## lcd_top
module lcd_top(
  input clk,
  input rst,
  input PS2_CLK,
  input PS2_DATA,
  output [7:4] DB,
  output LCD_E,
  output LCD_RS,
  output LCD_RW,
  output [7:0] LED
  );
make LEC_CHECK=0 ABC_AREA=1 CAP_MARGIN=20 CORE_ASPECT_RATIO=1.76 CORE_MARGIN=2 CORE_UTILIZATION=40 GPL_TIMING_DRIVEN=0 MAX_ROUTING_LAYER=met4 MIN_ROUTING_LAYER=met2 PLACE_DENSITY_LB_ADDON=0.06 SLEW_MARGIN=25 TNS_END_PERCENT=65 finish   # period 15.3 ns
run.sh (not shown) runs the stock make flow with config.mk's settings and CLKGATE_MAP_FILE=.
The starting point ran to the end with no violations.
Change:
==> flow/config.mk (replaced) <==
export PLATFORM = sky130hd
export DESIGN_NAME = lcd_top
export DESIGN_NICKNAME = lcd_top
export VERILOG_FILES = /design/flow/design.v
export SDC_FILE = /design/flow/constraint.sdc
export NUM_CORES = 4
export LEC_CHECK = 0
export CAP_MARGIN = 20
export CORE_MARGIN = 2
export CORE_UTILIZATION = 66
export SLEW_MARGIN = 20
==> flow/constraint.sdc (replaced) <==
create_clock -name core_clock -period 12.3 [get_ports {clk}]
set_input_delay 2.4600 -clock core_clock [delete_from_list [all_inputs] [get_ports {clk}]]
set_output_delay 2.4600 -clock core_clock [all_outputs]
set_load 0.01 [all_outputs]
What happened: The changed run finished clean. Clock skew goes down by 20 ps. Utilization goes up by 28 points. Final area shrinks by 8.4%. Worst setup slack got worse by 540 ps. Clock-buffer cell count falls by 12. Die size drops by 42%. Critical path depth falls by 9. Power climbs by 25%. Via count drops by 45%. Synthesized cell count decreases by 33%. Final cell count drops by 37%.

lcd_top again, from the RTL that the note above started with.
export LEC_CHECK = 0
export ABC_AREA = 0
export CAP_MARGIN = 20
export CORE_MARGIN = 10
export CORE_UTILIZATION = 37
export CTS_CLUSTER_DIAMETER = 329
export GPL_TIMING_DRIVEN = 1
export MAX_ROUTING_LAYER = met4
export PLACE_DENSITY_LB_ADDON = 0.03
export SETUP_SLACK_MARGIN = 4.47
export SLEW_MARGIN = 20
export TNS_END_PERCENT = 15
create_clock -name core_clock -period 19.1 [get_ports {clk}]
Edit:
Settings changed: ABC_AREA 0 to default, CORE_MARGIN 10 to 2, CORE_UTILIZATION 37 to 40, CTS_CLUSTER_DIAMETER 329 to default, GPL_TIMING_DRIVEN 1 to default, MAX_ROUTING_LAYER met4 to default, PLACE_DENSITY_LB_ADDON 0.03 to default, SETUP_SLACK_MARGIN 4.47 to default, TNS_END_PERCENT 15 to default.
Clock period 19.1 ns to 14.7 ns, I/O delays scaled along.
Clock power came out higher by about a fifth. Power went up by a quarter to a third. Design area fell slightly. Final cell count decreases by a few percent. Global-route usage rises by 1.4 points. Via count rose slightly. Register-to-register slack loses 2.3 ns.
Edit:
Settings changed: CORE_ASPECT_RATIO from default to 0.99, CTS_CLUSTER_DIAMETER from default to 116, GPL_ROUTABILITY_DRIVEN from default to 0.
Clock period 14.7 ns to 20.0 ns, I/O delays scaled along.
Die size barely changes; total power came out lower by a quarter to a third; via count went up slightly; setup slack improves by 1.1 ns; global-route usage decreases by 0.62 points; count of clock-buffer cells in the layout goes up by 9; clock skew climbs by 0.010 ns; sequential cell count stays the same.
Edit:
Settings changed: CORE_ASPECT_RATIO 0.99 to default, CTS_CLUSTER_DIAMETER 116 to default, GPL_ROUTABILITY_DRIVEN 0 to default, SETUP_SLACK_MARGIN from default to -1.39.
Clock period 20.0 ns to 14.7 ns, I/O delays scaled along.
Result:
- die size barely changes
- wire length grows by 3.1%
- global-route usage goes up by 0.62 points
- final area is about the same
- area after synthesis is unchanged
- first-iteration DRC count rose by 13%
- setup slack gets worse by 1.1 ns
- cell count stays the same
- worst hold slack is about the same
- total power rises by 37%

Starting RTL as in the previous note.
==> flow/design.v (excerpt) <==
module lcd_top(
  input clk,
  input rst,
  input PS2_CLK,
  input PS2_DATA,
  output [7:4] DB,
  output LCD_E,
  output LCD_RS,
  output LCD_RW,
  output [7:0] LED
  );
Settings: LEC_CHECK=0, ABC_AREA=1, CAP_MARGIN=20, CORE_MARGIN=2, CORE_UTILIZATION=72, CTS_CLUSTER_DIAMETER=329, GPL_TIMING_DRIVEN=1, PLACE_DENSITY_LB_ADDON=0.03, SETUP_SLACK_MARGIN=2.02, SLEW_MARGIN=20; clock period 8.85 ns.
The baseline completed without violations.
Change:
--- a/flow/config.mk
+++ b/flow/config.mk
@@ -10,7 +10,5 @@
 export CORE_MARGIN = 2
 export CORE_UTILIZATION = 72
-export CTS_CLUSTER_DIAMETER = 329
-export GPL_TIMING_DRIVEN = 1
-export PLACE_DENSITY_LB_ADDON = 0.03
-export SETUP_SLACK_MARGIN = 2.02
+export CTS_CLUSTER_DIAMETER = 370
+export SETUP_SLACK_MARGIN = 2.44
 export SLEW_MARGIN = 20
==> flow/constraint.sdc (replaced) <==
create_clock -name core_clock -period 8.19 [get_ports {clk}]
set_input_delay 1.6380 -clock core_clock [delete_from_list [all_inputs] [get_ports {clk}]]
set_output_delay 1.6380 -clock core_clock [all_outputs]
set_load 0.01 [all_outputs]
Result: With this change the flow failed in global routing on ODB-0269. Area after synthesis is unchanged. Synthesized cell count stays the same. Die size is unchanged.
Change:
--- a/flow/config.mk
+++ b/flow/config.mk
@@ -10,5 +10,8 @@
 export CORE_MARGIN = 2
 export CORE_UTILIZATION = 72
-export CTS_CLUSTER_DIAMETER = 370
-export SETUP_SLACK_MARGIN = 2.44
+export CTS_CLUSTER_DIAMETER = 329
+export CTS_CLUSTER_SIZE = 15
+export GPL_TIMING_DRIVEN = 1
+export PLACE_DENSITY_LB_ADDON = 0.03
+export SETUP_SLACK_MARGIN = 2.02
 export SLEW_MARGIN = 20
What happened: The changed run produced a layout that fails on capacitance limit, slew limit; synthesized cell count is unchanged; area after synthesis stays the same; die area stays the same.
Change:
--- a/flow/config.mk
+++ b/flow/config.mk
@@ -10,8 +10,8 @@
 export CORE_MARGIN = 2
 export CORE_UTILIZATION = 72
-export CTS_CLUSTER_DIAMETER = 329
-export CTS_CLUSTER_SIZE = 15
-export GPL_TIMING_DRIVEN = 1
-export PLACE_DENSITY_LB_ADDON = 0.03
-export SETUP_SLACK_MARGIN = 2.02
-export SLEW_MARGIN = 20
+export CTS_CLUSTER_DIAMETER = 387
+export CTS_CLUSTER_SIZE = 11
+export HOLD_SLACK_MARGIN = 0.3
+export PLACE_DENSITY_LB_ADDON = 0.08
+export SETUP_SLACK_MARGIN = 1.9
+export SLEW_MARGIN = 40
The new run completed without violations.
Total power climbs by 6.9%.
Area after synthesis is unchanged.
Routed wire length drops by about 3.6%.
Worst setup slack degrades by 11 ps.
Final area stays flat.
Critical path depth is unchanged.
Change:
--- a/flow/config.mk
+++ b/flow/config.mk
@@ -10,8 +10,4 @@
 export CORE_MARGIN = 2
 export CORE_UTILIZATION = 72
-export CTS_CLUSTER_DIAMETER = 387
-export CTS_CLUSTER_SIZE = 11
-export HOLD_SLACK_MARGIN = 0.3
-export PLACE_DENSITY_LB_ADDON = 0.08
-export SETUP_SLACK_MARGIN = 1.9
-export SLEW_MARGIN = 40
+export CTS_CLUSTER_DIAMETER = 400
+export SLEW_MARGIN = 20
Wire length decreases by 28%. Clock-buffer cell count fell by 34. Clock skew fell by 49 ps. Critical path depth is lower by 2. Worst setup slack gains 88 ps. Hold slack is better by 4.0 ps. Global-route usage went down by 6.9 points. Final cell count came out lower by 2.9%. Design area went down by 5.4%.
Power figures rest on the tool's default switching activity, not on a simulated workload.
